==> flow/design.v <==
module ALU(input [31:0] a,b,input [3:0] EXE_CMD,input c,v, output reg [31:0] result, output [3:0] SR);
  reg C,V;
  wire N,Z;
  always@(*)begin
    result=32'b0;
    C=c;
    V=v;
    if(EXE_CMD==4'b0001)
      result=b;
    else if(EXE_CMD==4'b1001)
      result=~b;
    else if(EXE_CMD==4'b0010) begin
      {C,result}=a+b;
      V=(a[31]==b[31])&(a[31]!=result[31]);
    end
    else if(EXE_CMD==4'b0011) begin
      {C,result}=a+b+{31'b0,c};
      V=(a[31]==b[31])&(a[31]!=result[31]);
    end
    else if(EXE_CMD==4'b0100) begin
      {C,result}=a-b;
      V=(a[31]!=b[31])&(a[31]!=result[31]);
    end
    else if(EXE_CMD==4'b0101) begin
      {C,result}=a-b-{31'b0,~c};
      V=(a[31]!=b[31])&(a[31]!=result[31]);
    end
    else if(EXE_CMD==4'b0110)
      result=a&b;
    else if(EXE_CMD==4'b0111)
      result=a|b;
    else if(EXE_CMD==4'b1000)
      result=a^b;
  end
  assign N=result[31];
  assign Z=(result==32'b0);
  assign SR={N,Z,C,V};
endmodule
module ARM(input clk,rst,
           output [31:0] imem_addr,
           input [31:0] imem_rdata,
           output [31:0] dmem_addr,dmem_wdata,
           output dmem_we,
           input [31:0] dmem_rdata);
  wire [3:0] Dest_wb,SR,new_status,src1,src2;
  wire [3:0] ID_Stage_EXE_CMD,ID_Stage_Dest;
  wire [3:0] EXE_Stage_EXE_CMD,EXE_Stage_Dest;
  wire [3:0] MEM_Stage_EXE_CMD,MEM_Stage_Dest;
  wire [11:0] Shift_operand_IN,Shift_operand;
  wire [23:0] Signed_imm_24_IN,Signed_imm_24;
  wire [31:0] ID_Stage_pc,EXE_Stage_pc;
  wire [31:0] IF_Stage_instruction,ID_Stage_instruction_In;
  wire [31:0] Val_Rn_IN,Val_Rm_IN,Val_Rn,Val_Rm,MEM_Stage_Val_Rm;
  wire [31:0] EXE_Stage_ALU_result,MEM_Stage_ALU_result,WB_Stage_ALU_result;
  wire [31:0] BranchAddr;
  wire [31:0] Result_WB;
  wire [31:0] MEM_result,WB_Stage_MEM_result;
  wire [31:0] IF_Stage_pc;
  wire [3:0] SR_cond;
  wire Hazard_Detected,Branch_taken,writeBackEn;
  wire ID_Stage_WB_EN,ID_Stage_MEM_R_EN,ID_Stage_MEM_W_EN,ID_Stage_B,ID_Stage_S;
  wire imm_IN,imm,Two_Src,Rn_is_valid;
  wire EXE_Stage_WB_EN,EXE_Stage_MEM_R_EN,EXE_Stage_MEM_W_EN,EXE_Stage_S;
  wire MEM_Stage_WB_EN,MEM_Stage_MEM_R_EN,MEM_Stage_MEM_W_EN;
  wire WB_Stage_MEM_R_EN;
  assign SR_cond=EXE_Stage_S ? new_status : SR;
  IF_Stage if_stage(.clk(clk),
        .rst(rst),
        .freeze(Hazard_Detected),
        .Branch_taken(Branch_taken),
        .BranchAddr(BranchAddr),
        .imem_rdata(imem_rdata),
        .imem_addr(imem_addr),
        .PC(IF_Stage_pc),
        .Instruction(IF_Stage_instruction));
  IF_Stage_Reg if_stage_reg(.clk(clk),
        .rst(rst),
        .freeze(Hazard_Detected),
        .flush(Branch_taken),
        .PC_in(IF_Stage_pc),
        .Instruction_in(IF_Stage_instruction),
        .PC(ID_Stage_pc),
        .Instruction(ID_Stage_instruction_In));
  ID_Stage id_stage(.clk(clk),
        .rst(rst),
        .Instruction(ID_Stage_instruction_In),
        .Result_WB(Result_WB),
        .writeBackEn(writeBackEn),
        .Dest_wb(Dest_wb),
        .hazard(Hazard_Detected),
        .SR(SR_cond),
        .WB_EN(ID_Stage_WB_EN),
        .MEM_R_EN(ID_Stage_MEM_R_EN),
        .MEM_W_EN(ID_Stage_MEM_W_EN),
        .B(ID_Stage_B),
        .S(ID_Stage_S),
        .EXE_CMD(ID_Stage_EXE_CMD),
        .Val_Rn(Val_Rn_IN),
        .Val_Rm(Val_Rm_IN),
        .imm(imm_IN),
        .Shift_operand(Shift_operand_IN),
        .Signed_imm_24(Signed_imm_24_IN),
        .Dest(ID_Stage_Dest),
        .src1(src1),
        .src2(src2),
        .Two_src(Two_Src),
        .Rn_is_valid(Rn_is_valid));
  ID_Stage_Reg id_stage_reg(.clk(clk),
        .rst(rst),
        .flush(Branch_taken),
        .WB_EN_IN(ID_Stage_WB_EN),
        .MEM_R_EN_IN(ID_Stage_MEM_R_EN),
        .MEM_W_EN_IN(ID_Stage_MEM_W_EN),
        .B_IN(ID_Stage_B),
        .S_IN(ID_Stage_S),
        .EXE_CMD_IN(ID_Stage_EXE_CMD),
        .PC_IN(ID_Stage_pc),
        .Val_Rn_IN(Val_Rn_IN),
        .Val_Rm_IN(Val_Rm_IN),
        .imm_IN(imm_IN),
        .Shift_operand_IN(Shift_operand_IN),
        .Signed_imm_24_IN(Signed_imm_24_IN),
        .Dest_IN(ID_Stage_Dest),
        .WB_EN(EXE_Stage_WB_EN),
        .MEM_R_EN(EXE_Stage_MEM_R_EN),
        .MEM_W_EN(EXE_Stage_MEM_W_EN),
        .B(Branch_taken),
        .S(EXE_Stage_S),
        .EXE_CMD(EXE_Stage_EXE_CMD),
        .PC(EXE_Stage_pc),
        .Val_Rn(Val_Rn),
        .Val_Rm(Val_Rm),
        .imm(imm),
        .Shift_operand(Shift_operand),
        .Signed_imm_24(Signed_imm_24),
        .Dest(EXE_Stage_Dest));
  EXE_Stage exe_stage(.clk(clk),
        .EXE_CMD(EXE_Stage_EXE_CMD),
        .MEM_R_EN(EXE_Stage_MEM_R_EN),
        .MEM_W_EN(EXE_Stage_MEM_W_EN),
        .PC(EXE_Stage_pc),
        .Val_Rn(Val_Rn),
        .Val_Rm(Val_Rm),
        .imm(imm),
        .Shift_operand(Shift_operand),
        .Signed_imm_24(Signed_imm_24),
        .SR(SR),
        .ALU_result(EXE_Stage_ALU_result),
        .Br_addr(BranchAddr),
        .status(new_status));
  EXE_Stage_Reg exe_stage_reg(.clk(clk),
        .rst(rst),
        .WB_en_in(EXE_Stage_WB_EN),
        .MEM_R_EN_in(EXE_Stage_MEM_R_EN),
        .MEM_W_EN_in(EXE_Stage_MEM_W_EN),
        .ALU_result_in(EXE_Stage_ALU_result),
        .ST_val_in(Val_Rm),
        .Dest_in(EXE_Stage_Dest),
        .WB_en(MEM_Stage_WB_EN),
        .MEM_R_EN(MEM_Stage_MEM_R_EN),
        .MEM_W_EN(MEM_Stage_MEM_W_EN),
        .ALU_result(MEM_Stage_ALU_result),
        .ST_val(MEM_Stage_Val_Rm),
        .Dest(MEM_Stage_Dest));
  assign dmem_addr=MEM_Stage_ALU_result;
  assign dmem_wdata=MEM_Stage_Val_Rm;
  assign dmem_we=MEM_Stage_MEM_W_EN;
  assign MEM_result=dmem_rdata;
  MEM_reg mem_reg(.clk(clk),
        .rst(rst),
        .WB_en_in(MEM_Stage_WB_EN),
        .MEM_R_en_in(MEM_Stage_MEM_R_EN),
        .ALU_result_in(MEM_Stage_ALU_result),
        .Mem_read_value_in(MEM_result),
        .Dest_in(MEM_Stage_Dest),
        .WB_en(writeBackEn),
        .MEM_R_en(WB_Stage_MEM_R_EN),
        .ALU_result(WB_Stage_ALU_result),
        .Mem_read_value(WB_Stage_MEM_result),
        .Dest(Dest_wb));
  WB_Stage wb_stage(.ALU_result(WB_Stage_ALU_result),
        .MEM_result(WB_Stage_MEM_result),
        .MEM_R_en(WB_Stage_MEM_R_EN),
        .out(Result_WB));
  HazardDetectionUnit hazard_detection_unit(.src1(src1),
        .src2(src2),
        .Two_Src(Two_Src),
        .Rn_is_valid(Rn_is_valid),
        .Exe_Dest(EXE_Stage_Dest),
        .Exe_WB_EN(EXE_Stage_WB_EN),
        .Mem_Dest(MEM_Stage_Dest),
        .Mem_WB_EN(MEM_Stage_WB_EN),
        .Hazard_Detected(Hazard_Detected));
  StatusRegister status_register(.clk(clk),
        .rst(rst),
        .change_status(EXE_Stage_S),
        .status_in(new_status),
        .status_out(SR));
endmodule
module Adder#(parameter n=32)(input [n-1:0] a,b, output [n-1:0] result);
  assign result = a+b;
endmodule
module ConditionCheck(input [3:0] condition,SR,
                      output reg condition_check_result);
  wire n,z,c,v;
  assign {n,z,c,v}=SR;
  always@(*)begin
    condition_check_result=1'b0;
    if(condition==4'd0)
      condition_check_result=z;
    else if(condition==4'd1)
      condition_check_result=!z;
    else if(condition==4'd2)
      condition_check_result=c;
    else if(condition==4'd3)
      condition_check_result=!c;
    else if(condition==4'd4)
      condition_check_result=n;
    else if(condition==4'd5)
      condition_check_result=!n;
    else if(condition==4'd6)
      condition_check_result=v;
    else if(condition==4'd7)
      condition_check_result=!v;
    else if(condition==4'd8)
      condition_check_result=c&!z;
    else if(condition==4'd9)
      condition_check_result=!c|z;
    else if(condition==4'd10)
      condition_check_result=(n==v);
    else if(condition==4'd11)
      condition_check_result=(n!=v);
    else if(condition==4'd12)
      condition_check_result=!z &(n==v);
    else if(condition==4'd13)
      condition_check_result=z|(n!=v);
    else if(condition==4'd14)
      condition_check_result=1'b1;
  end  
endmodule
module ControlUnit(input [1:0] mode,
                   input [3:0] opcode,
                   input s,
                   output reg [3:0] EXE_CMD,
                   output reg memory_read_en,memory_write_en,WB_Enable,B,S,Rn_is_valid);
  always@(*)begin
    EXE_CMD=4'b0000;
    memory_read_en=1'b0;
    memory_write_en=1'b0;
    WB_Enable=1'b0;
    B=1'b0;
    S=1'b0;
    Rn_is_valid=1'b0;
    if(mode==2'b00) begin
      if(opcode==4'b1101) begin  
        EXE_CMD=4'b0001;
        memory_read_en=1'b0;
        memory_write_en=1'b0;
        WB_Enable=1'b1;
        B=1'b0;
        S=s;
        Rn_is_valid=1'b0;
      end
      else if(opcode==4'b1111) begin
        EXE_CMD=4'b1001;
        memory_read_en=1'b0;
        memory_write_en=1'b0;
        WB_Enable=1'b1;
        B=1'b0;
        S=s;
        Rn_is_valid=1'b0;
      end
      else if(opcode==4'b0100) begin
        EXE_CMD=4'b0010;
        memory_read_en=1'b0;
        memory_write_en=1'b0;
        WB_Enable=1'b1;
        B=1'b0;
        S=s;
        Rn_is_valid=1'b1;
      end
      else if(opcode==4'b0101) begin
        EXE_CMD=4'b0011;
        memory_read_en=1'b0;
        memory_write_en=1'b0;
        WB_Enable=1'b1;
        B=1'b0;
        S=s;
        Rn_is_valid=1'b1;
      end
      else if(opcode==4'b0010) begin
        EXE_CMD=4'b0100;
        memory_read_en=1'b0;
        memory_write_en=1'b0;
        WB_Enable=1'b1;
        B=1'b0;
        S=s;
        Rn_is_valid=1'b1;
      end
      else if(opcode==4'b0110) begin
        EXE_CMD=4'b0101;
        memory_read_en=1'b0;
        memory_write_en=1'b0;
        WB_Enable=1'b1;
        B=1'b0;
        S=s;
        Rn_is_valid=1'b1;
      end
      else if(opcode==4'b0000) begin
        EXE_CMD=4'b0110;
        memory_read_en=1'b0;
        memory_write_en=1'b0;
        WB_Enable=1'b1;
        B=1'b0;
        S=s;
        Rn_is_valid=1'b1;
      end
      else if(opcode==4'b1100) begin
        EXE_CMD=4'b0111;
        memory_read_en=1'b0;
        memory_write_en=1'b0;
        WB_Enable=1'b1;
        B=1'b0;
        S=s;
        Rn_is_valid=1'b1;
      end
      else if(opcode==4'b0001) begin
        EXE_CMD=4'b1000;
        memory_read_en=1'b0;
        memory_write_en=1'b0;
        WB_Enable=1'b1;
        B=1'b0;
        S=s;
        Rn_is_valid=1'b1;
      end
      else if(opcode==4'b1010) begin
        EXE_CMD=4'b0100;
        memory_read_en=1'b0;
        memory_write_en=1'b0;
        WB_Enable=1'b0;
        B=1'b0;
        S=1'b1;
        Rn_is_valid=1'b1;
      end
      else if(opcode==4'b1000) begin
        EXE_CMD=4'b0110;
        memory_read_en=1'b0;
        memory_write_en=1'b0;
        WB_Enable=1'b0;
        B=1'b0;
        S=1'b1;
        Rn_is_valid=1'b1;
      end
    end
    else if(mode==2'b01 && opcode==4'b0100) begin
      if(s==1'b1) begin
        EXE_CMD=4'b0010;
        memory_read_en=1'b1;
        memory_write_en=1'b0;
        WB_Enable=1'b1;
        B=1'b0;
        S=1'b0;
        Rn_is_valid=1'b1;
      end
      else if(s==1'b0) begin
        EXE_CMD=4'b0010;
        memory_read_en=1'b0;
        memory_write_en=1'b1;
        WB_Enable=1'b0;
        B=1'b0;
        S=1'b0;
        Rn_is_valid=1'b1;
      end
    end
    else if(mode==2'b10) begin
      memory_read_en=1'b0;
      memory_write_en=1'b0;
      WB_Enable=1'b0;
      B=1'b1;
      S=1'b0;
      Rn_is_valid=1'b0;
    end
  end
endmodule
module EXE_Stage(input clk,
                input [3:0] EXE_CMD,
                input MEM_R_EN,MEM_W_EN,
                input [31:0] PC,Val_Rn,Val_Rm,
                input imm,
                input [11:0] Shift_operand,
                input [23:0] Signed_imm_24,
                input [3:0] SR,
                output [31:0] ALU_result,Br_addr,
                output [3:0] status);
  wire [31:0] alu_b;
  wire [31:0] branch_immediate;
  assign branch_immediate={{8{Signed_imm_24[23]}},Signed_imm_24}<<2;
  wire memory_type_instruction;
  or _or(memory_type_instruction,MEM_R_EN,MEM_W_EN);
  ALU alu(.a(Val_Rn),
        .b(alu_b),
        .EXE_CMD(EXE_CMD),
        .c(SR[1]),
        .v(SR[0]),
        .result(ALU_result),
        .SR(status));
  Shifter shifter(.Val_Rm(Val_Rm),
        .Shift_operand(Shift_operand),
        .imm(imm),
        .memory_type_instruction(memory_type_instruction),
        .alu_b(alu_b));
  Adder #(32) adder(.a(PC),
        .b(branch_immediate),
        .result(Br_addr));
endmodule
module EXE_Stage_Reg(
                input clk,rst,WB_en_in,MEM_R_EN_in,MEM_W_EN_in,
                input [31:0] ALU_result_in,ST_val_in,
                input [3:0] Dest_in,
                output reg WB_en,MEM_R_EN,MEM_W_EN,
                output reg [31:0] ALU_result,ST_val,
                output reg [3:0] Dest);
  always@(posedge clk,posedge rst)begin
    if(rst) begin
      WB_en<=1'b0;
      MEM_R_EN<=1'b0;
      MEM_W_EN<=1'b0;
      ALU_result<=32'd0;
      ST_val<=32'd0;
      Dest<=4'd0;
    end
    else begin
    WB_en<=WB_en_in;
    MEM_R_EN<=MEM_R_EN_in;
    MEM_W_EN<=MEM_W_EN_in;
    ALU_result<=ALU_result_in;
    ST_val<=ST_val_in;
    Dest<=Dest_in; 
    end
  end
endmodule
module HazardDetectionUnit(input [3:0] src1,src2,
                            input Two_Src,Rn_is_valid,
                            input [3:0] Exe_Dest,
                            input Exe_WB_EN,
                            input [3:0] Mem_Dest,
                            input Mem_WB_EN,
                            output Hazard_Detected);
  reg execution_stage_hazard,memory_stage_hazard;
  always@(*) begin
    execution_stage_hazard=1'b0;
    memory_stage_hazard=1'b0;
    if(Exe_WB_EN) begin
      if((src1==Exe_Dest && Rn_is_valid) || (src2==Exe_Dest && Two_Src))
        execution_stage_hazard=1'b1;
    end
    if(Mem_WB_EN) begin
      if((src1==Mem_Dest && Rn_is_valid) || (src2==Mem_Dest && Two_Src))
        memory_stage_hazard=1'b1;
    end
  end
  or _or(Hazard_Detected,execution_stage_hazard,memory_stage_hazard);
endmodule
module ID_Stage(input clk,rst,
                input [31:0] Instruction,Result_WB,
                input writeBackEn,
                input [3:0] Dest_wb,
                input hazard,
                input [3:0] SR,
                output WB_EN,MEM_R_EN,MEM_W_EN,B,S,
                output [3:0] EXE_CMD,
                output [31:0] Val_Rn,Val_Rm,
                output imm,
                output [11:0] Shift_operand,
                output [23:0] Signed_imm_24,
                output [3:0] Dest,src1,src2,
                output Two_src,Rn_is_valid);
    wire [3:0] pre_EXE_CMD;
    wire s,pre_MEM_R_EN,pre_MEM_W_EN,pre_WB_EN,pre_B,pre_S;
    wire condition_check_result,imm_not,control_signal_selector;
    assign Dest=Instruction[15:12];
    assign s=Instruction[20];
    assign imm=Instruction[25];
    assign Shift_operand=Instruction[11:0];
    assign Signed_imm_24=Instruction[23:0];
    assign src1=Instruction[19:16];
    RegisterFile register_file(.clk(clk),
          .rst(rst),
          .src1(src1),
          .src2(src2),
          .Dest_wb(Dest_wb),
          .Result_WB(Result_WB),
          .writeBackEn(writeBackEn),
          .reg1(Val_Rn),
          .reg2(Val_Rm));
    ControlUnit control_unit(.mode(Instruction[27:26]),
          .opcode(Instruction[24:21]),
          .s(s),
          .EXE_CMD(pre_EXE_CMD),
          .memory_read_en(pre_MEM_R_EN),
          .memory_write_en(pre_MEM_W_EN),
          .WB_Enable(pre_WB_EN),
          .B(pre_B),
          .S(pre_S),
          .Rn_is_valid(Rn_is_valid));
    ConditionCheck condition_check(.condition(Instruction[31:28]),
          .SR(SR),
          .condition_check_result(condition_check_result));
    not _not(imm_not,imm);
    or _or(Two_src,imm_not,pre_MEM_W_EN); 
    and _and(control_signal_selector,condition_check_result,!hazard);
    Mux#(4) _mux1(.a(Instruction[3:0]),
          .b(Dest),
          .selector(pre_MEM_W_EN),
          .result(src2));
    Mux#(9) _mux2(.a(9'b000000000),
          .b({pre_EXE_CMD,pre_MEM_R_EN,pre_MEM_W_EN,pre_WB_EN,pre_B,pre_S}),
          .selector(control_signal_selector),
          .result({EXE_CMD,MEM_R_EN,MEM_W_EN,WB_EN,B,S}));
endmodule
module ID_Stage_Reg(input clk,rst,flush,
                input WB_EN_IN,MEM_R_EN_IN,MEM_W_EN_IN,
                input B_IN,S_IN,
                input [3:0] EXE_CMD_IN,
                input [31:0] PC_IN,
                input [31:0] Val_Rn_IN,Val_Rm_IN,
                input imm_IN,
                input [11:0] Shift_operand_IN,
                input [23:0] Signed_imm_24_IN,
                input [3:0] Dest_IN,
                output reg WB_EN,MEM_R_EN,MEM_W_EN,B,S,
                output reg [3:0] EXE_CMD,
                output reg [31:0] PC,
                output reg [31:0] Val_Rn,Val_Rm,
                output reg imm,
                output reg [11:0] Shift_operand,
                output reg [23:0] Signed_imm_24,
                output reg [3:0] Dest);
  always@(posedge clk,posedge rst)begin
    if(rst)begin
      WB_EN<=1'b0;
      MEM_R_EN<=1'b0;
      MEM_W_EN<=1'b0;
      B<=1'b0;
      S<=1'b0;
      EXE_CMD<=4'd0;
      PC<=32'd0;
      Val_Rn<=32'd0;
      Val_Rm<=32'd0;
      imm<=1'b0;
      Shift_operand<=12'd0;
      Signed_imm_24<=24'd0;
      Dest<=4'd0;
    end
    else if(flush)begin
      WB_EN<=1'b0;
      MEM_R_EN<=1'b0;
      MEM_W_EN<=1'b0;
      B<=1'b0;
      S<=1'b0;
      EXE_CMD<=4'd0;
      PC<=32'd0;
      Val_Rn<=32'd0;
      Val_Rm<=32'd0;
      imm<=1'b0;
      Shift_operand<=12'd0;
      Signed_imm_24<=24'd0;
      Dest<=4'd0;
    end
    else begin
      WB_EN<=WB_EN_IN;
      MEM_R_EN<=MEM_R_EN_IN;
      MEM_W_EN<=MEM_W_EN_IN;
      B<=B_IN;
      S<=S_IN;
      EXE_CMD<=EXE_CMD_IN;
      PC<=PC_IN;
      Val_Rn<=Val_Rn_IN;
      Val_Rm<=Val_Rm_IN;
      imm<=imm_IN;
      Shift_operand<=Shift_operand_IN;
      Signed_imm_24<=Signed_imm_24_IN;
      Dest<=Dest_IN;
    end
  end
endmodule
module IF_Stage(input clk,rst,freeze,Branch_taken,
                input [31:0] BranchAddr,
                input [31:0] imem_rdata,
                output [31:0] imem_addr,
                output [31:0] PC,Instruction);
  wire [31:0] buffered_pc;
  assign imem_addr=buffered_pc;
  assign Instruction=imem_rdata;
  PC_Handler pc_handler(.clk(clk),
        .rst(rst),
        .freeze(freeze),
        .Branch_taken(Branch_taken),
        .BranchAddr(BranchAddr),
        .buffered_pc(buffered_pc));
  Adder #(32) adder(.a(buffered_pc),
        .b(32'd4),
        .result(PC));
endmodule
module IF_Stage_Reg(input clk,rst,freeze,flush,
                input [31:0] PC_in,Instruction_in,
                output reg [31:0] PC,Instruction);
  always@(posedge clk,posedge rst)begin
    if(rst) begin
      PC<=32'd0;
      Instruction<=32'd0;
    end
    else if(flush) begin
      PC<=32'd0;
      Instruction<=32'd0;
    end
    else begin
      if(freeze) begin
        PC<=PC;
        Instruction<=Instruction;
      end
      else begin
        PC<=PC_in;
        Instruction<=Instruction_in;
      end
    end
  end
endmodule
module MEM_reg(input clk,rst,WB_en_in,MEM_R_en_in,
               input [31:0] ALU_result_in, Mem_read_value_in,
               input [3:0] Dest_in,
               output reg WB_en,MEM_R_en,
               output reg [31:0] ALU_result,Mem_read_value,
               output reg [3:0] Dest);
  always@(posedge clk,posedge rst)begin
    if(rst) begin
      WB_en<=1'b0;
      MEM_R_en<=1'b0;
      Dest<=4'd0;
      ALU_result<=32'd0;
      Mem_read_value<=32'd0;
    end
    else begin
    WB_en<=WB_en_in;
    MEM_R_en<=MEM_R_en_in;
    Dest<=Dest_in;
    ALU_result<=ALU_result_in;
    Mem_read_value<=Mem_read_value_in;
    end
  end
endmodule
module Mux#(parameter n=9)(input [n-1:0] a,b,input selector,output [n-1:0]result);
  assign result = selector?b:a;
endmodule
module PC_Handler(input clk,rst,freeze,Branch_taken,
                  input [31:0] BranchAddr,
                  output [31:0] buffered_pc);
  reg [31:0] pc;
  always@(posedge clk,posedge rst)begin
    if(rst) begin
      pc<=32'b0;
    end
    else if(Branch_taken)
      pc<=BranchAddr;
    else begin
      if(freeze)
        pc<=pc;
      else
        pc<=pc+32'd4;
    end
  end
  assign buffered_pc=pc;
endmodule
module RegisterFile(input clk,rst,
                    input [3:0] src1,src2,Dest_wb,
                    input [31:0] Result_WB,
                    input writeBackEn,
                    output [31:0] reg1,reg2);
  reg [31:0] registers[0:14];
  integer i;
  always@(posedge clk,posedge rst)begin
    if(rst) begin
      for(i=0;i<15;i=i+1)
        registers[i]<=i;
    end
    else if(writeBackEn && Dest_wb!=4'd15)
      registers[Dest_wb]<=Result_WB;
  end
  assign reg1=(src1==4'd15) ? 32'd0 :
              (writeBackEn && Dest_wb==src1) ? Result_WB : registers[src1];
  assign reg2=(src2==4'd15) ? 32'd0 :
              (writeBackEn && Dest_wb==src2) ? Result_WB : registers[src2];
endmodule
module Shifter(input [31:0] Val_Rm,
               input [11:0] Shift_operand,
               input imm,memory_type_instruction,
               output reg [31:0] alu_b);
  reg [4:0] rotate_imm;
  reg [39:0] immed,first_pre_value;
  reg [63:0] second_pre_value;
  always@(*)begin
    alu_b=Val_Rm;
    rotate_imm=5'b0;
    first_pre_value=40'b0;
    second_pre_value=64'b0;
    if(memory_type_instruction)
      alu_b={{20{Shift_operand[11]}},Shift_operand};
    else if(imm) begin
      rotate_imm={Shift_operand[11:8],1'b0};
      first_pre_value = {Shift_operand[7:0],24'b000000000000000000000000,Shift_operand[7:0]}>>rotate_imm;
      alu_b=first_pre_value[31:0];
    end
    else if(Shift_operand[4]==0) begin
      if(Shift_operand[6:5]==2'b00)
        alu_b=Val_Rm<<Shift_operand[11:7];
      if(Shift_operand[6:5]==2'b01)
        alu_b=Val_Rm>>Shift_operand[11:7];
      if(Shift_operand[6:5]==2'b10)
        alu_b=$signed(Val_Rm)>>>Shift_operand[11:7];
      if(Shift_operand[6:5]==2'b11) begin
        second_pre_value={Val_Rm,Val_Rm}>>Shift_operand[11:7];
        alu_b=second_pre_value[31:0];
      end
    end
  end 
endmodule
module StatusRegister(input clk,rst,change_status,
                      input [3:0] status_in,
                      output reg [3:0] status_out);
  always@(posedge clk,posedge rst)begin
    if(rst)
	    status_out<=4'b0000;
    else if(change_status)
      status_out<=status_in;
  end
endmodule
module WB_Stage(input [31:0] ALU_result,MEM_result,
                input MEM_R_en,
                output [31:0] out);
  Mux #(32) _mux(.a(ALU_result),
        .b(MEM_result),
        .selector(MEM_R_en),
        .result(out));
endmodule
==> flow/run.sh <==
#!/bin/bash
# the make line also repeats each setting of config.mk as NAME=value (left out here)
make -C /OpenROAD-flow-scripts/flow DESIGN_CONFIG=/design/flow/config.mk WORK_HOME=/design/flow/orfs CLKGATE_MAP_FILE= finish
==> flow/config.mk <==
export PLATFORM = sky130hd
export DESIGN_NAME = ARM
export DESIGN_NICKNAME = ARM
export VERILOG_FILES = /design/flow/design.v
export SDC_FILE = /design/flow/constraint.sdc
export NUM_CORES = 4
export LEC_CHECK = 0
export CAP_MARGIN = 20
export CORE_MARGIN = 2
export CORE_UTILIZATION = 44
export PLACE_DENSITY = 0.6
export SLEW_MARGIN = 20
==> flow/constraint.sdc <==
create_clock -name core_clock -period 6.26 [get_ports {clk}]
set_input_delay 1.2520 -clock core_clock [delete_from_list [all_inputs] [get_ports {clk}]]
set_output_delay 1.2520 -clock core_clock [all_outputs]
set_load 0.01 [all_outputs]
==> job_summary.md, run 1 <==
## Implementation flow summary

| Metric | Value |
|---|---|
| GRT Util Overall | 43.2% |
| Hold wc startpoint | exe_stage_reg.MEM_R_EN |
| Clock share of power | 11.0% |
| Hold crit path type | reg2reg |
| CP peak stage delay | 580 ps |
| Pins Over Slew Limit | 0 |
| Final min period | 7960 ps |
| P_seq | 0.00947 W |
| Reg2reg start | id_stage_reg.Shift_operand[7] |
| Slew headroom | 24.0% |
| CTS tree | done |
| Clk sink count | 851 |
| DRC | 0 |
| Input/output buffers | 162 |
| Htree depth | 3 |
| Die Span Y | 354 um |
| CTS buffer count | 92 |
| Total global routing overflow | 0 |
| Status | complete, but fails checks |
| Simple-gate area share of the yosys netlist | 17.5% |
| Syn-to-layout area delta | 34.5% |
| Top cells, area | dfrtp_1 (38%), a21oi_1 (6.0%), nor2_1 (4.8%), a22oi_1 (4.7%), nand2_1 (3.9%) |
| Multiplexer share | 6.92% |
| Leak pwr | 31.1 nW |
| Via density | 6.51 |
| TNS Setup | -20780 ps |
| Largest net degree at the start of global routing | 136 |
| Wire per inst | 31.1 um |
| Die Span X | 354 um |
| Final WS setup | -1700 ps |
| Yosys warns | 13 |
| Final Hold Viols | 0 |
| Die ar. | 125000 um^2 |
| CP top delay family | AND-OR/OR-AND gates |
| Adder share | 3.15% |
| YS chip area | 53900 um^2 |
| Top Consumer | combinational logic |
| VDD IR-drop max | 0.000849 V |
| Worst Hold End | mem_reg.MEM_R_en |
| DP HPWL | 198 mm |
| Worst Setup End Kind | register |
| FF-to-FF End | id_stage_reg.EXE_CMD[3] |
| Sequential Power Share | 18.2% |
| Complex Gates by Area | 25.2% |
| Crit Path Category | reg2reg |
| Detailed Routing Iterations Pass 1 | 6 |
| Switching power | 0.0254 W |
| First-pass GRT wire length | 397 mm |
| Synth cell count leaders | dfrtp_1 (823), nor2_1 (685), a21oi_1 (642) |
| XOR/XNOR Fraction of Synth Area | 3.05% |
| Post-synthesis cell count | 6191 |
| Most common cell in the synthesized netlist | dfrtp_1 |
| Met1 Use GR | 57.4% |
| Vias post-DR | 58.5k |
| Initial Util | 44.3% |
| Min-Delay Path Depth | 0 |
| Worst Path Arrival | 8510 ps |
| Critical path peak fanout | 5 |
| Hold Buf Count CTS | 0 |
| Synth Register Bits | 851 |
| Grt peak-use layer | met2 |
| Cell variety after synth | 121 |
| Cell Area, Synth | 53900 um^2 |
| Worst r2r path cells | 30 |
| Post-synth EDFFs | 0 |
| Total power per unit cell area | 720 nW/um^2 |
| Worst Setup SP | id_stage_reg.Shift_operand[7] |
| Clk power | 0.00571 W |
| # Cells Yosys | 6191 |
| Clk Tree Root Cell | clkbuf_16 |
| Nets | 7476 |
| Fmax | 126 MHz |
| Fill count | 10.9k |
| Worst setup endpoint | id_stage_reg.EXE_CMD[3] |
| Comb area leader | AND-OR/OR-AND gates |
| Dominant cell area share | 38.2% |
| Core area | 122000 um^2 |
| Layout Check Fails | negative setup slack |
| First DRT Iteration DRCs | 7291 |
| Final period utilization | 127% |
| Ys async rst share | 100% |
| Core Util, Final | 59.6% |
| GPL Wtd Cong | 1.03 |
| RSZ-0062 raised after global routing | true |
| Antenna violations before repair | 17 |
| ANT nets after route | 0 |
| Worst path buffer plus inverter count | 6 |
| Grt met2 use | 63.8% |
| Tool warnings | 104 |
| Critical Path Most Common Cell | buf_6 |
| Vias in the first global route | 56.0k |
| Crit path DRT | 6820 ps |
| Synth area leader | dfrtp_1 |
| Late-Pin Clk Latency | 750 ps |
| Cell with the largest stage delay on the worst path | or4b_4 |
| Reg2reg setup slack | -1700 ps |
| Crit start category | register |
| Synth Flop Type | dfrtp_1 |
| Clock-pin slew on the worst setup and hold paths | 60 ps |
| Final wirelength | 279 mm |
| Total of max-cap violations | 0 |
| Syn_area_per_cell | 8.71 um^2 |
| Sw frac | 48.6% |
| Synth Seq Share | 39.6% |
| Met3 Track Usage GR | 10.3% |
| Comb pwr share | 70.9% |
| Worst Skew | 78.8 ps |
| Worst slew pin tran | 1120 ps |
| Internal power | 0.0268 W |
| I/O pin cnt | 163 |
| Synth Net Count | 6390 |
| WP depth | 30 |
| FP Rows | 128 |
| Comb. pwr | 0.0370 W |
| CTS Buffer Depth | 3 |
| Setup violations, final | 26 |
## stage by stage
| stage | cell area (um^2) | total power, W | hold slack (ps) | cells | setup WS, ps |
|---|---|---|---|---|---|
| 3_3_place_gp | 65900 | 0.0413 | 334 | 8704 | -2560 |
| 4_1_cts | 70400 | 0.0488 | 370 | 8917 | -1590 |
| 5_1_grt | 72500 | 0.0543 | 378 | 8979 | -1810 |
| 6_report | 72500 | 0.0522 | 361 | 8984 | -1700 |
| 3_5_place_dp | 65900 | 0.0414 | 356 | 8704 | -2680 |
| 2_1_floorplan | 54200 | 0.0245 | 331 | 6191 | -6660 |
## cell type report
cell class / instances / area [um^2] / area share (%)
Inverter: 140 / 532 / 0.734
Antenna cell: 5 / 12.5 / 0.0173
Sequential cell: 851 / 21400 / 29.5
Tap cell: 1625 / 2030 / 2.80
Clock buffer: 133 / 2640 / 3.64
Clock inverter: 38 / 543 / 0.749
Timing Repair Buffer: 1500 / 12500 / 17.3
Multi-Input combinational cell: 4692 / 32800 / 45.3
## metal layers
metal,wire length (um),share of wire (%)
met1,110000,39
met2,119000,42
met3,30200,11
met4,20800,7.4
met5,253,0.091
## what timing repair did
item | in CTS | in global routing
buffers inserted | 40 | 68
setup endpoints to repair | 34 | 33
gates resized | 189 | 301
pin swaps | 48 | 132
hold endpoints to repair | 0 | 0
cloned | 3 | 4
==> run 2: changes to the inputs <==
Settings changed: CORE_UTILIZATION 44 to 15.
Clock period 6.26 ns to 16.9 ns, I/O delays scaled along.
==> run 2 against run 1 <==
Against the previous run:
- now clean on timing, DRC and antenna
- synthesized area stayed put
- critical endpoint is now id_stage_reg.WB_EN
- cell count rose by 22%
- synthesized cell count unchanged
- global-route usage down 29 points
- largest power group unchanged
- non-clock buffer count fell by 1159
- critical path type unchanged
- clock power fell by about 60%
- largest cell class unchanged
==> job_summary.md, run 2 <==
## Implementation flow summary

| Metric | Value |
|---|---|
| Ys async rst share | 100% (unchanged) |
| P_seq | 0.00358 W (-62%) |
| Comb pwr share | 60.8% (-10 points) |
| Clk sink count | 851 (unchanged) |
| Wire per inst | 24.6 um (-21%) |
| Switching power | 0.00793 W (-69%) |
| Detailed Routing Iterations Pass 1 | 9 (+3) |
| Worst Setup End Kind | register |
| CTS buffer count | 89 (-3.3%) |
| Worst slew pin tran | 1240 ps (+119 ps) |
| Crit Path Category | reg2reg |
| Reg2reg setup slack | 6350 ps (+8040 ps) |
| Largest net degree at the start of global routing | 168 (+24%) |
| Tot Pwr | 0.0149 W (-71%) |
| Dominant cell area share | 38.2% (unchanged) |
| ANT nets after route | 0 (unchanged) |
| Hold wc startpoint | exe_stage_reg.MEM_R_EN |
| # Cells Yosys | 6191 (unchanged) |
| Total power per unit cell area | 231 nW/um^2 (-68%) |
| Antenna violations before repair | 26 (+9) |
| FP Rows | 220 (+72%) |
| Core area | 358000 um^2 (+190%) |
| Crit path DRT | 17450 ps (+10630 ps) |
| Nets | 6314 (-16%) |
| Sw frac | 53.1% (+4.4 points) |
| Clock share of power | 15.2% (+4.2 points) |
| Input/output buffers | 162 (unchanged) |
| I/O pin cnt | 163 (unchanged) |
| Synth area leader | dfrtp_1 |
| VDD IR-drop max | 0.000106 V (-87%) |
| WP depth | 27 (-10%) |
| CTS Buffer Depth | 3 (unchanged) |
| Vias post-DR | 53.2k (-9.1%) |
| Placed inst area | 61300 um^2 (-7.0%) |
| Die Span Y | 604 um (+70%) |
| Die Span X | 604 um (+70%) |
| Clk power | 0.00227 W (-60%) |
| Initial Util | 15.0% (-29 points) |
| Cell variety after synth | 121 (unchanged) |
| Yosys warns | 13 (unchanged) |
| Post-CTS Resized | 0 (-100%) |
| Synth Net Count | 6390 (unchanged) |
| Fill count | 40.0k (+270%) |
| FF-to-FF End | id_stage_reg.WB_EN |
| Pins Over Slew Limit | 0 (unchanged) |
| Fmax | 94.8 MHz (-25%) |
| Tool warnings | 98 (-5.8%) |
| Worst Setup SP | id_stage_reg.Shift_operand[7] |
| Die ar. | 364000 um^2 (+190%) |
| CP peak stage delay | 740 ps (+160 ps) |
| Cell Area, Synth | 53900 um^2 (unchanged) |
| CTS tree | done |
| Clock-pin slew on the worst setup and hold paths | 60 ps (about the same) |
| Top cells, area | dfrtp_1 (38%), a21oi_1 (6.0%), nor2_1 (4.8%), a22oi_1 (4.7%), nand2_1 (3.9%) |
| Cell with the largest stage delay on the worst path | buf_4 |
| Setup violations, final | 0 (-100%) |
| Via density | 4.85 (-26%) |
| GRT Util Overall | 14.2% (-29 points) |
| Worst r2r path cells | 27 (-10%) |
| Final period utilization | 62.4% (-65 points) |
| Min-Delay Path Depth | 0 (unchanged) |
| DP HPWL | 183 mm (-7.6%) |
| Worst setup endpoint | id_stage_reg.WB_EN |
| Comb. pwr | 0.00909 W (-75%) |
| Reg2reg start | id_stage_reg.Shift_operand[7] |
| Final WS setup | 6350 ps (+8040 ps) |
| Post-synth EDFFs | 0 (unchanged) |
| Leak pwr | 24.7 nW (-20%) |
| Post-synthesis cell count | 6191 (unchanged) |
| Combinational Area | 30500 um^2 (-7.2%) |
| Comb area leader | AND-OR/OR-AND gates |
| Synth Flop Type | dfrtp_1 |
| Vias in the first global route | 50.2k (-10%) |
| Final Hold Viols | 0 (unchanged) |
| Worst path buffer plus inverter count | 3 (-3) |
| GPL Wtd Cong | 1.01 (-2.3%) |
| Total of max-cap violations | 0 (unchanged) |
| CP top delay family | AND-OR/OR-AND gates |
| Most common cell in the synthesized netlist | dfrtp_1 |
| Final min period | 10550 ps (+2600 ps) |
| Multiplexer share | 6.92% (unchanged) |
| Synth Seq Share | 39.6% (unchanged) |
| Hold crit path type | reg2reg |
| Adder share | 3.15% (unchanged) |
| Post-CTS Setup Inserts | 0 (-100%) |
| First DRT Iteration DRCs | 8133 (+12%) |
| Worst Hold End | mem_reg.MEM_R_en |
| Worst Skew | 57.7 ps (-21.2 ps) |
| Simple-gate area share of the yosys netlist | 17.5% (unchanged) |
| Total global routing overflow | 0 (unchanged) |
| DRC | 0 (unchanged) |
| Final Instance Area | 64700 um^2 (-11%) |
| Internal power | 0.00701 W (-74%) |
| Synth Register Bits | 851 (unchanged) |
| Sequential standard cell area | 21400 um^2 (unchanged) |
| Critical path peak fanout | 53 (+48) |
| Synth cell count leaders | dfrtp_1 (823), nor2_1 (685), a21oi_1 (642) |
| Worst Path Arrival | 11100 ps (+2590 ps) |
| Clk Tree Root Cell | clkbuf_16 |
| Top Consumer | combinational logic |
| Status | complete, no violations |
| Hold Buf Count CTS | 0 (unchanged) |
| Syn-to-layout area delta | 20.0% |
| TNS Setup | 0 ps (+20780 ps) |
| YS chip area | 53900 um^2 (unchanged) |
| Crit start category | register |
| Complex Gates by Area | 25.2% (unchanged) |
| Final wirelength | 270 mm (-3.4%) |
| Late-Pin Clk Latency | 740 ps (about the same) |
| Sequential Power Share | 23.9% (+5.7 points) |
| Syn_area_per_cell | 8.71 um^2 (unchanged) |
| Setup Slack @ Placement | 6640 ps (+9320 ps) |
| First-pass GRT wire length | 379 mm (-4.4%) |
| Slew headroom | 17.0% (-7.0 points) |
| XOR/XNOR Fraction of Synth Area | 3.05% (unchanged) |
| RSZ-0062 raised after global routing | false |
| Htree depth | 3 (unchanged) |
==> run 2: final cells by class <==
class,instances,area share [%]
timing repair buffer,341,4.64
antenna,8,0.0309
tap,4773,9.23
inverter,140,0.818
clock buffer,117,3.91
sequential,851,33.0
clock inverter,48,1.27
multi-input combinational,4692,47.1
==> run 2: per-layer routing <==
layer / share of wire, % / global-route usage, % / vias to the layer above / wire length (um)
met5: 0.088 / 0.396 / - / 238
met4: 7.1 / 8.08 / 6 / 19300
met3: 12 / 3.97 / 907 / 31200
met2: 42 / 21.2 / 3674 / 114000
met1: 39 / 18.2 / 25900 / 106000
li1: - / - / 22700 / -
==> run 2: stage by stage <==
stage                     instances  utilization, %  hold WS, ps
after floorplan                6191               -          331
after global placement        10800            17.1          333
after detailed placement      10800            17.1          336
after CTS                     11000            18.0          350
after global routing          11000            18.1          368
final                         11000            18.1          348
==> run 3: changes to the inputs <==
Settings changed: CAP_MARGIN 20 to 15, CELL_PAD_IN_SITES_DETAIL_PLACEMENT set to 2, CORE_MARGIN 2 to 4, CORE_UTILIZATION 15 to 29, CTS_CLUSTER_SIZE set to 13, GPL_ROUTABILITY_DRIVEN set to 0, GPL_TIMING_DRIVEN set to 0, HOLD_SLACK_MARGIN set to 0.09, MAX_ROUTING_LAYER set to met4, PLACE_DENSITY 0.6 to unset, SLEW_MARGIN 20 to 10, TNS_END_PERCENT set to 20.
Clock period 16.9 ns to 7.31 ns, I/O delays scaled along.
==> run 3 against run 2 <==
Against the previous run:
- the flow now stops in global routing (5_1_grt)
- synthesized cell count did not move
- synthesized area unchanged
- die size shrank 47%
==> job_summary.md, run 3 <==
### Metrics collected by this job

| Metric | Value |
|---|---|
| Post-synth EDFFs | 0 (unchanged) |
| Complex Gates by Area | 25.2% (unchanged) |
| XOR/XNOR Fraction of Synth Area | 3.05% (unchanged) |
| Multiplexer share | 6.92% (unchanged) |
| FP Rows | 157 (-29%) |
| Die Span Y | 439 um (-27%) |
| Synth cell count leaders | dfrtp_1 (823), nor2_1 (685), a21oi_1 (642) |
| Halt Stage | global routing (5_1_grt) |
| Comb area leader | AND-OR/OR-AND gates |
| Dominant cell area share | 38.2% (unchanged) |
| Initial Util | 29.3% (+14 points) |
| Hold Buf Count CTS | 0 (unchanged) |
| DP HPWL | 265 mm (+45%) |
| GRT Util Overall | 71.2% |
| Top cells, area | dfrtp_1 (38%), a21oi_1 (6.0%), nor2_1 (4.8%), a22oi_1 (4.7%), nand2_1 (3.9%) |
| Core area | 184000 um^2 (-49%) |
| Synth Register Bits | 851 (unchanged) |
| YS chip area | 53900 um^2 (unchanged) |
| Cell variety after synth | 121 (unchanged) |
| Simple-gate area share of the yosys netlist | 17.5% (unchanged) |
| Synth Net Count | 6390 (unchanged) |
| Ys async rst share | 100% (unchanged) |
| CTS buffer count | 97 (+9.0%) |
| Clk Tree Root Cell | clkbuf_16 |
| I/O pin cnt | 163 (unchanged) |
| Die Span X | 439 um (-27%) |
| Post-synthesis cell count | 6191 (unchanged) |
| Syn_area_per_cell | 8.71 um^2 (unchanged) |
| Clk sink count | 851 (unchanged) |
| CTS Buffer Depth | 3 (unchanged) |
| Most common cell in the synthesized netlist | dfrtp_1 |
| Synth Seq Share | 39.6% (unchanged) |
| Setup Slack @ Placement | -5130 ps (-11770 ps) |
| # Cells Yosys | 6191 (unchanged) |
| Synth area leader | dfrtp_1 |
| Cell Area, Synth | 53900 um^2 (unchanged) |
| Htree depth | 3 (unchanged) |
| Yosys warns | 13 (unchanged) |
| Input/output buffers | 162 (unchanged) |
| Status | aborted with a tool error |
| Err | [ERROR GRT-0232] Routing congestion too high. Check the congestion heatmap in the GUI. |
| Adder share | 3.15% (unchanged) |
| Die ar. | 193000 um^2 (-47%) |
| Total global routing overflow | 180 |
| Synth Flop Type | dfrtp_1 |
run 3: per-layer routing:
metal  GRT usage, %  GRT overflow
met2           79.7            71
met3           66.9            41
met4           62.4            38
met5              -             -
met1           70.3            30
run 3: what timing repair did:
| action | 4_1_cts |
|---|---|
| cloned | 1 |
| pin swaps | 78 |
| setup buffers | 97 |
| setup endpoints to repair | 47 |
| gates resized | 505 |
run 3: through the flow:
| stage | instance area [um^2] | power [W] | hold slack (ps) | std cells |
|---|---|---|---|---|
| floorplan | 53900 | 0.0207 | 331 | 6191 |
| global placement | 58600 | 0.0283 | 337 | 8817 |
| detailed placement | 59400 | 0.0309 | 349 | 8868 |
| CTS | 65700 | 0.0409 | 382 | 9127 |
==> run 4: changes to the inputs <==
Settings changed: CELL_PAD_IN_SITES_DETAIL_PLACEMENT 2 to unset, CORE_MARGIN 4 to 2, CORE_UTILIZATION 29 to 59, CTS_CLUSTER_DIAMETER set to 315, GPL_ROUTABILITY_DRIVEN 0 to 1, GPL_TIMING_DRIVEN 0 to unset, HOLD_SLACK_MARGIN 0.09 to unset, MAX_ROUTING_LAYER met4 to unset, SLEW_MARGIN 10 to 35, TNS_END_PERCENT 20 to 5.
Clock period 7.31 ns to 5.95 ns, I/O delays scaled along.
==> run 4 against run 3 <==
Against the previous run:
- now fails the layout checks on negative setup slack
- synthesized area unchanged
- synthesized cell count unchanged
- die size decreased by 51%
==> job_summary.md, run 4 <==
## Implementation flow summary

| Metric | Value |
|---|---|
| Status | complete, but fails checks |
| Layout Check Fails | negative setup slack |
| Simple-gate area share of the yosys netlist | 17.5% (unchanged) |
| Final WS setup | -2290 ps |
| Syn_area_per_cell | 8.71 um^2 (unchanged) |
| Cell with the largest stage delay on the worst path | a222oi_1 |
| P_seq | 0.00999 W |
| Yosys warns | 13 (unchanged) |
| Min-Delay Path Depth | 0 |
| Reg2reg setup slack | -2290 ps |
| Total power per unit cell area | 737 nW/um^2 |
| I/O pin cnt | 163 (unchanged) |
| DRC | 0 |
| Sequential Power Share | 19.9% |
| Clk sink count | 851 (unchanged) |
| Critical path peak fanout | 10 |
| Detailed Routing Iterations Pass 1 | 14 |
| Total of max-cap violations | 0 |
| Worst setup endpoint | id_stage_reg.B |
| Dominant cell area share | 38.2% (unchanged) |
| Core Util, Final | 75.5% |
| Fmax | 121 MHz |
| CP peak stage delay | 650 ps |
| Synth area leader | dfrtp_1 |
| Complex Gates by Area | 25.2% (unchanged) |
| Crit start category | register |
| Nets | 7329 |
| YS chip area | 53900 um^2 (unchanged) |
| Placed inst area | 64600 um^2 (+8.7%) |
| Synth Seq Share | 39.6% (unchanged) |
| Synth Net Count | 6390 (unchanged) |
| Htree depth | 3 (unchanged) |
| Post-synth EDFFs | 0 (unchanged) |
| CTS buffer count | 75 (-23%) |
| Synth Flop Type | dfrtp_1 |
| Leak pwr | 29.4 nW |
| Final wirelength | 260 mm |
| Initial Util | 59.7% (+30 points) |
| Setup Slack @ Placement | -2380 ps (+2750 ps) |
| Worst Hold End | mem_reg.ALU_result[13] |
| Most common cell in the synthesized netlist | dfrtp_1 |
| Hold Buf Count CTS | 0 (unchanged) |
| DP HPWL | 181 mm (-32%) |
| Hold wc startpoint | exe_stage_reg.ALU_result[13] |
| CTS Buffer Depth | 3 (unchanged) |
| GRT Util Overall | 54.4% |
| # Cells Yosys | 6191 (unchanged) |
| Critical Path Most Common Cell | buf_4 |
| VDD IR-drop max | 0.000463 V |
| Worst Path Arrival | 8790 ps |
| Worst Setup End Kind | register |
| Ys async rst share | 100% (unchanged) |
| Die Span X | 306 um (-30%) |
| WP depth | 32 |
| Tool warnings | 109 |
| Sequential standard cell area | 21400 um^2 |
| Clk Tree Root Cell | clkbuf_16 |
| Wire per inst | 31.1 um |
| ANT nets after route | 0 |
| Final Instance Area | 68100 um^2 |
| Worst Skew | 47.3 ps |
| Worst Setup SP | id_stage_reg.Val_Rm[27] |
| First DRT Iteration DRCs | 10.3k |
| Synth cell count leaders | dfrtp_1 (823), nor2_1 (685), a21oi_1 (642) |
| CTS tree | done |
| Crit Path Category | reg2reg |
| Switching power | 0.0249 W |
| Worst path buffer plus inverter count | 6 |
| Cell variety after synth | 121 (unchanged) |
| Top cells, area | dfrtp_1 (38%), a21oi_1 (6.0%), nor2_1 (4.8%), a22oi_1 (4.7%), nand2_1 (3.9%) |
| Clock share of power | 9.4% |
| Largest net degree at the start of global routing | 168 |
| Top Consumer | combinational logic |
| Sw frac | 49.6% |
| Crit path DRT | 6500 ps |
| Die Span Y | 306 um (-30%) |
| Final Hold Viols | 0 |
| Pins Over Slew Limit | 0 |
| Tot Pwr | 0.0502 W |
| Clock-pin slew on the worst setup and hold paths | 80 ps |
| Final period utilization | 138% |
| FP Rows | 110 (-30%) |
| FF-to-FF End | id_stage_reg.B |
| GPL Wtd Cong | 1.18 |
| CP top delay family | AND-OR/OR-AND gates |
| Total global routing overflow | 0 |
| Slew headroom | 27.2% |
| Worst r2r path cells | 32 |
| Hold crit path type | reg2reg |
| Fill count | 6447 |
| Clk power | 0.00471 W |
| Input/output buffers | 162 (unchanged) |
| Vias in the first global route | 58.9k |
| Multiplexer share | 6.92% (unchanged) |
| Syn-to-layout area delta | 26.4% |
| Vias post-DR | 60.8k |
| First-pass GRT wire length | 381 mm |
| Adder share | 3.15% (unchanged) |
| XOR/XNOR Fraction of Synth Area | 3.05% (unchanged) |
| Post-synthesis cell count | 6191 (unchanged) |
| Combinational Area | 31400 um^2 |
| Final min period | 8240 ps |
| Comb. pwr | 0.0355 W |
| Die ar. | 93800 um^2 (-51%) |
| Via density | 7.28 |
| Internal power | 0.0253 W |
| Reg2reg start | id_stage_reg.Val_Rm[27] |
| Setup violations, final | 36 |
| Late-Pin Clk Latency | 710 ps |
| Worst slew pin tran | 1070 ps |
| RSZ-0062 raised after global routing | true |
| Synth Register Bits | 851 (unchanged) |
| Comb pwr share | 70.7% |
| Core area | 90300 um^2 (-51%) |
| Antenna violations before repair | 22 |
| TNS Setup | -35280 ps |
| Cell Area, Synth | 53900 um^2 (unchanged) |
| Comb area leader | AND-OR/OR-AND gates |
==> run 4: area by class of cell <==
| class | count | area share (%) |
|---|---|---|
| Tap cell | 1176 | 2.16 |
| Antenna cell | 8 | 0.0294 |
| Sequential cell | 851 | 31.3 |
| Multi-Input combinational cell | 4692 | 46.1 |
| Clock buffer | 110 | 2.95 |
| Clock inverter | 8 | 0.230 |
| Inverter | 140 | 0.784 |
| Timing Repair Buffer | 1370 | 16.5 |
==> run 4: routing by layer <==
layer / track usage [%] / vias up / wire length (um)
li1: - / 24700 / -
met1: 67.0 / 28600 / 88100
met2: 75.8 / 5628 / 104000
met3: 23.3 / 1880 / 41900
met4: 40.3 / 26 / 25800
met5: 0 / - / 227
==> run 4: metrics by stage <==
stage | cells | hold WS (ps)
floorplan | 6191 | 331
global placement | 8189 | 336
detailed placement | 8194 | 353
CTS | 8332 | 370
global route | 8349 | 378
finish | 8355 | 371
==> run 4: timing repair <==
item,CTS,global route
gates resized,133,58
buffers inserted,22,7
hold endpoints to repair,0,0
setup endpoints to repair,37,37
pin swaps,38,24
==> run 5: changes to the inputs <==
Settings changed: CORE_MARGIN 2 to 5, CORE_UTILIZATION 59 to 29, CTS_CLUSTER_DIAMETER 315 to unset, PLACE_DENSITY_LB_ADDON set to 0.08, SETUP_SLACK_MARGIN set to 2.11, SLEW_MARGIN 35 to 10, TNS_END_PERCENT 5 to 20.
Clock period 5.95 ns to 9.68 ns, I/O delays scaled along.
==> run 5 against run 4 <==
Against the previous run:
- the run now finishes clean
- total power fell by 42%
- die size grew 110%
- design area down 3.7%
- clock power decreased by 14%
- count of clock-buffer cells in the layout rose by 39
- largest power group unchanged
==> job_summary.md, run 5 <==
## Implementation flow summary

| Metric | Value |
|---|---|
| Htree depth | 3 (unchanged) |
| Nets | 6568 (-10%) |
| Antenna violations before repair | 24 (+9.1%) |
| Worst Path Arrival | 8720 ps (-70 ps) |
| I/O pin cnt | 163 (unchanged) |
| Total global routing overflow | 0 (unchanged) |
| CTS tree | done |
| Critical path peak fanout | 19 (+9) |
| First-pass GRT wire length | 418 mm (+9.7%) |
| Largest net degree at the start of global routing | 176 (+4.8%) |
| Wire per inst | 33.5 um (+7.7%) |
| Critical Path Most Common Cell | buf_6 |
| Non-Filler Instances | 8967 (+7.3%) |
| Worst setup endpoint | id_stage_reg.B |
| Slew headroom | 23.7% (-3.5 points) |
| YS chip area | 53900 um^2 (unchanged) |
| Input/output buffers | 162 (unchanged) |
| DP HPWL | 200 mm (+10%) |
| Crit path DRT | 10300 ps (+3800 ps) |
| Status | complete, no violations |
| Worst Hold End | mem_reg.MEM_R_en |
| Top Consumer | combinational logic |
| Via density | 6.03 (-17%) |
| GRT Util Overall | 29.9% (-25 points) |
| Final period utilization | 83.7% (-55 points) |
| Initial Util | 29.1% (-31 points) |
| Core area | 185000 um^2 (+110%) |
| Total power per unit cell area | 447 nW/um^2 (-39%) |
| Internal power | 0.0139 W (-45%) |
| Sequential Power Share | 21.4% (+1.5 points) |
| WP depth | 28 (-13%) |
| Synth cell count leaders | dfrtp_1 (823), nor2_1 (685), a21oi_1 (642) |
| Fmax | 123 MHz (+1.6%) |
| Worst path buffer plus inverter count | 4 (-2) |
| Ys async rst share | 100% (unchanged) |
| Late-Pin Clk Latency | 780 ps (+70 ps) |
| FP Rows | 158 (+44%) |
| Syn_area_per_cell | 8.71 um^2 (unchanged) |
| VDD IR-drop max | 0.000261 V (-44%) |
| Final Hold Viols | 0 (unchanged) |
| P_seq | 0.00629 W (-37%) |
| Worst r2r path cells | 28 (-13%) |
| Die ar. | 195000 um^2 (+110%) |
| Clock-pin slew on the worst setup and hold paths | 60 ps (-20 ps) |
| Top cells, area | dfrtp_1 (38%), a21oi_1 (6.0%), nor2_1 (4.8%), a22oi_1 (4.7%), nand2_1 (3.9%) |
| Final Instance Area | 65600 um^2 (-3.7%) |
| Vias in the first global route | 52.8k (-10%) |
| Sw frac | 52.6% (+3.1 points) |
| Hold Buf Count CTS | 0 (unchanged) |
| Final wirelength | 300 mm (+16%) |
| Post-synthesis cell count | 6191 (unchanged) |
| Multiplexer share | 6.92% (unchanged) |
| Tool warnings | 107 (-1.8%) |
| Vias post-DR | 54.1k (-11%) |
| Min-Delay Path Depth | 0 (unchanged) |
| DRC | 0 (unchanged) |
| Reg2reg setup slack | 1580 ps (+3860 ps) |
| Crit start category | register |
| # Cells Yosys | 6191 (unchanged) |
| Clk Tree Root Cell | clkbuf_16 |
| Complex Gates by Area | 25.2% (unchanged) |
| Post-synth EDFFs | 0 (unchanged) |
| Synth Seq Share | 39.6% (unchanged) |
| Hold crit path type | reg2reg |
| Most common cell in the synthesized netlist | dfrtp_1 |
| CTS buffer count | 104 (+39%) |
| Synth Net Count | 6390 (unchanged) |
| Comb pwr share | 64.7% (-6.0 points) |
| RSZ-0062 raised after global routing | true |
| Synth Flop Type | dfrtp_1 |
| Dominant cell area share | 38.2% (unchanged) |
| Hold wc startpoint | exe_stage_reg.MEM_R_EN |
| Comb. pwr | 0.0190 W (-46%) |
| Synth Register Bits | 851 (unchanged) |
| XOR/XNOR Fraction of Synth Area | 3.05% (unchanged) |
| GPL Wtd Cong | 0.975 (-18%) |
| ANT nets after route | 0 (unchanged) |
| Switching power | 0.0154 W (-38%) |
| CP top delay family | AND-OR/OR-AND gates |
| Cell with the largest stage delay on the worst path | or4_4 |
| Syn-to-layout area delta | 21.7% |
| Clock share of power | 13.8% (+4.4 points) |
| Detailed Routing Iterations Pass 1 | 9 (-5) |
| Die Span Y | 441 um (+44%) |
| Worst Setup End Kind | register |
| Leak pwr | 26.3 nW (-11%) |
| CTS Buffer Depth | 3 (unchanged) |
| Setup violations, final | 0 (-100%) |
| Final min period | 8100 ps (-132 ps) |
| CP peak stage delay | 620 ps (-30 ps) |
| Pins Over Slew Limit | 0 (unchanged) |
| Cell variety after synth | 121 (unchanged) |
| Adder share | 3.15% (unchanged) |
| Comb area leader | AND-OR/OR-AND gates |
| Placed inst area | 59900 um^2 (-7.4%) |
| Simple-gate area share of the yosys netlist | 17.5% (unchanged) |
| First DRT Iteration DRCs | 6497 (-37%) |
| Worst Skew | 73.6 ps (+26.3 ps) |
| Reg2reg start | id_stage_reg.Shift_operand[7] |
| Synth area leader | dfrtp_1 |
| Clk sink count | 851 (unchanged) |
| FF-to-FF End | id_stage_reg.B |
| Die Span X | 441 um (+44%) |
| Total of max-cap violations | 0 (unchanged) |
| Placed Cells | 8652 (+5.6%) |
| Yosys warns | 13 (unchanged) |
| Cell Area, Synth | 53900 um^2 (unchanged) |
| Crit Path Category | reg2reg |
| Worst slew pin tran | 1130 ps (+63.2 ps) |
| Worst Setup SP | id_stage_reg.Shift_operand[7] |
| Clk power | 0.00406 W (-14%) |
==> run 5: cell type report <==
cell class | count | area [um^2]
Clock inverter | 47 | 503
Timing Repair Buffer | 580 | 5120
Clock buffer | 149 | 2990
Multi-Input combinational cell | 4692 | 31900
Tap cell | 2480 | 3100
Inverter | 140 | 537
Sequential cell | 851 | 21400
Fill cell | 19200 | 120000
Antenna cell | 28 | 70.1
==> run 5: timing repair <==
action,4_1_cts,5_1_grt
resized,238,58
cloned,2,0
endpoints found under the setup margin,20,10
pin swaps,75,21
setup buffers,78,11
==> run 5: routing by layer <==
layer	vias to the layer above	wire length [um]	track usage [%]
met5	-	41	0
met4	6	16500	13.8
met3	716	23600	5.30
met2	2908	134000	47.1
met1	27300	126000	40.1
li1	23200	-	-
==> run 5: per-stage QoR <==
| step | setup TNS [ps] | util [%] | setup slack, ps | hold WS [ps] | total power, W |
|---|---|---|---|---|---|
| after CTS | 0 | 35.2 | 1760 | 349 | 0.0286 |
| after global routing | 0 | 35.4 | 1380 | 350 | 0.0306 |
| after global placement | 0 | 32.3 | 293 | 332 | 0.0232 |
| final | 0 | 35.4 | 1580 | 349 | 0.0294 |
| after floorplan | -3248810 | - | -3930 | 331 | 0.0156 |
| after detailed placement | 0 | 32.3 | 394 | 335 | 0.0230 |
==> run 6: changes to the inputs <==
Settings changed: ABC_AREA set to 1, CAP_MARGIN 15 to 20, CORE_MARGIN 5 to 2, CORE_UTILIZATION 29 to 65, CTS_CLUSTER_SIZE 13 to unset, GPL_ROUTABILITY_DRIVEN 1 to unset, PLACE_DENSITY set to 0.6, PLACE_DENSITY_LB_ADDON 0.08 to unset, SETUP_SLACK_MARGIN 2.11 to unset, SLEW_MARGIN 10 to 20, TNS_END_PERCENT 20 to unset.
Clock period 9.68 ns to 8.44 ns, I/O delays scaled along.
==> run 6 against run 5 <==
Against the previous run:
- die size shrank 55%
- the flow now stops in global routing (5_1_grt)
- synthesized cell count grew 24%
- synthesized area grew 1.9%
==> job_summary.md, run 6 <==
### Metrics collected by this job

| Metric | Value |
|---|---|
| Status | aborted with a tool error |
| Halt Stage | global routing (5_1_grt) |
| Synth Seq Share | 38.8% (-0.75 points) |
| Input/output buffers | 162 (unchanged) |
| Multiplexer share | 3.09% (-3.8 points) |
| Syn_area_per_cell | 7.15 um^2 (-18%) |
| Setup Slack @ Placement | 105 ps (-289 ps) |
| CTS Buffer Depth | 3 (unchanged) |
| Adder share | 3.07% (-0.078 points) |
| XOR/XNOR Fraction of Synth Area | 0.940% (-2.1 points) |
| Clk sink count | 851 (unchanged) |
| Yosys warns | 13 (unchanged) |
| Most common cell in the synthesized netlist | nand2_1 |
| I/O pin cnt | 163 (unchanged) |
| Synth area leader | dfrtp_1 |
| Initial Util | 65.7% (+37 points) |
| Ys async rst share | 100% (unchanged) |
| Post-CTS Resized | 0 (-100%) |
| Synth Register Bits | 851 (unchanged) |
| Simple-gate area share of the yosys netlist | 24.8% (+7.3 points) |
| Htree depth | 3 (unchanged) |
| Top cells, area | dfrtp_1 (37%), nand2_1 (13%), o21ai_0 (7.4%), inv_1 (6.9%), nor2_1 (4.4%) |
| Synth Flop Type | dfrtp_1 |
| Hold Buf Count CTS | 0 (unchanged) |
| Post-synthesis cell count | 7687 (+24%) |
| CTS buffer count | 87 (-16%) |
| Cell variety after synth | 71 (-41%) |
| YS chip area | 55000 um^2 (+1.9%) |
| Complex Gates by Area | 19.1% (-6.1 points) |
| Cell Area, Synth | 55000 um^2 (+1.9%) |
| Post-synth EDFFs | 0 (unchanged) |
| Comb area leader | simple AND/OR/NAND/NOR gates |
| Die ar. | 86900 um^2 (-55%) |
| Dominant cell area share | 37.5% (-0.73 points) |
| DP HPWL | 182 mm (-8.9%) |
| Die Span X | 295 um (-33%) |
| GPL Wtd Cong | 1.21 (+25%) |
| FP Rows | 106 (-33%) |
| Synth Net Count | 7886 (+23%) |
| Core area | 83700 um^2 (-55%) |
| Die Span Y | 295 um (-33%) |
| Clk Tree Root Cell | clkbuf_16 |
| Placed Cells | 8826 (+2.0%) |
| Post-CTS Setup Inserts | 0 (-100%) |
| # Cells Yosys | 7687 (+24%) |
| Synth cell count leaders | nand2_1 (1898), inv_1 (1003), dfrtp_1 (823) |
| Placed inst area | 58600 um^2 (-2.1%) |
[run 6: metrics by stage]
step	hold slack, ps	setup TNS [ps]	util [%]
floorplan	331	-4093000	-
global placement	332	-853	70.0
detailed placement	361	0	70.0
CTS	375	0	73.7
==> run 7: changes to the inputs <==
Settings changed: CORE_ASPECT_RATIO set to 0.5, CORE_UTILIZATION 65 to 72, CTS_CLUSTER_DIAMETER set to 395, CTS_CLUSTER_SIZE set to 98, PLACE_DENSITY 0.6 to 0.39, TNS_END_PERCENT set to 60.
Clock period 8.44 ns to 5.63 ns, I/O delays scaled along.
==> run 7 against run 6 <==
Against the previous run:
- the run again fails in global routing (5_1_grt)
- synthesized area unchanged
- die size is 9.4% lower
- synthesized cell count is the same
==> job_summary.md, run 7 <==
### Metrics collected by this job

| Metric | Value |
|---|---|
| Total global routing overflow | 1128 |
| Cell variety after synth | 71 (unchanged) |
| Dominant cell area share | 37.5% (unchanged) |
| Most common cell in the synthesized netlist | nand2_1 |
| Simple-gate area share of the yosys netlist | 24.8% (unchanged) |
| Halt Stage | global routing (5_1_grt) |
| Synth Flop Type | dfrtp_1 |
| Synth Net Count | 7886 (unchanged) |
| Synth cell count leaders | nand2_1 (1898), inv_1 (1003), dfrtp_1 (823) |
| Post-synthesis cell count | 7687 (unchanged) |
| CTS Buffer Depth | 3 (unchanged) |
| Die Span X | 395 um (+34%) |
| Ys async rst share | 100% (unchanged) |
| Adder share | 3.07% (unchanged) |
| Clk Tree Root Cell | clkbuf_16 |
| Input/output buffers | 162 (unchanged) |
| Yosys warns | 13 (unchanged) |
| YS chip area | 55000 um^2 (unchanged) |
| Hold Buf Count CTS | 0 (unchanged) |
| Synth Seq Share | 38.8% (unchanged) |
| Clk sink count | 851 (unchanged) |
| Status | aborted with a tool error |
| Htree depth | 1 (-2) |
| GPL Wtd Cong | 1.39 (+14%) |
| Die ar. | 78700 um^2 (-9.4%) |
| DP HPWL | 188 mm (+3.6%) |
| CTS buffer count | 12 (-86%) |
| I/O pin cnt | 163 (unchanged) |
| Synth area leader | dfrtp_1 |
| Synth Register Bits | 851 (unchanged) |
| Setup Slack @ Placement | -1900 ps (-2000 ps) |
| Multiplexer share | 3.09% (unchanged) |
| Initial Util | 73.0% (+7.3 points) |
| Comb area leader | simple AND/OR/NAND/NOR gates |
| Top cells, area | dfrtp_1 (37%), nand2_1 (13%), o21ai_0 (7.4%), inv_1 (6.9%), nor2_1 (4.4%) |
| Syn_area_per_cell | 7.15 um^2 (unchanged) |
| FP Rows | 71 (-33%) |
| GRT Util Overall | 87.5% |
| Err | [ERROR GRT-0232] Routing congestion too high. Check the congestion heatmap in the GUI. |
| Core area | 75300 um^2 (-10%) |
| XOR/XNOR Fraction of Synth Area | 0.940% (unchanged) |
| Post-synth EDFFs | 0 (unchanged) |
| # Cells Yosys | 7687 (unchanged) |
| Cell Area, Synth | 55000 um^2 (unchanged) |
| Die Span Y | 199 um (-32%) |
| Complex Gates by Area | 19.1% (unchanged) |
run 7: timing repair:
item | in CTS
resized | 230
endpoints found under the setup margin | 41
setup buffers | 18
pin swaps | 39
cloned | 2
run 7: layer usage:
layer  overflow  global-route usage, %
met1        164                   89.2
met2        488                   97.7
met3        183                   79.1
met4        267                   79.1
met5         26                   71.8
run 7: through the flow:
stage	cells	cell area [um^2]	utilization (%)
2_1_floorplan	7687	55000	-
3_3_place_gp	9422	63900	84.8
3_5_place_dp	9422	63900	84.8
4_1_cts	9462	65300	86.6
No activity file was given, so power comes from the tool's default toggle rates.
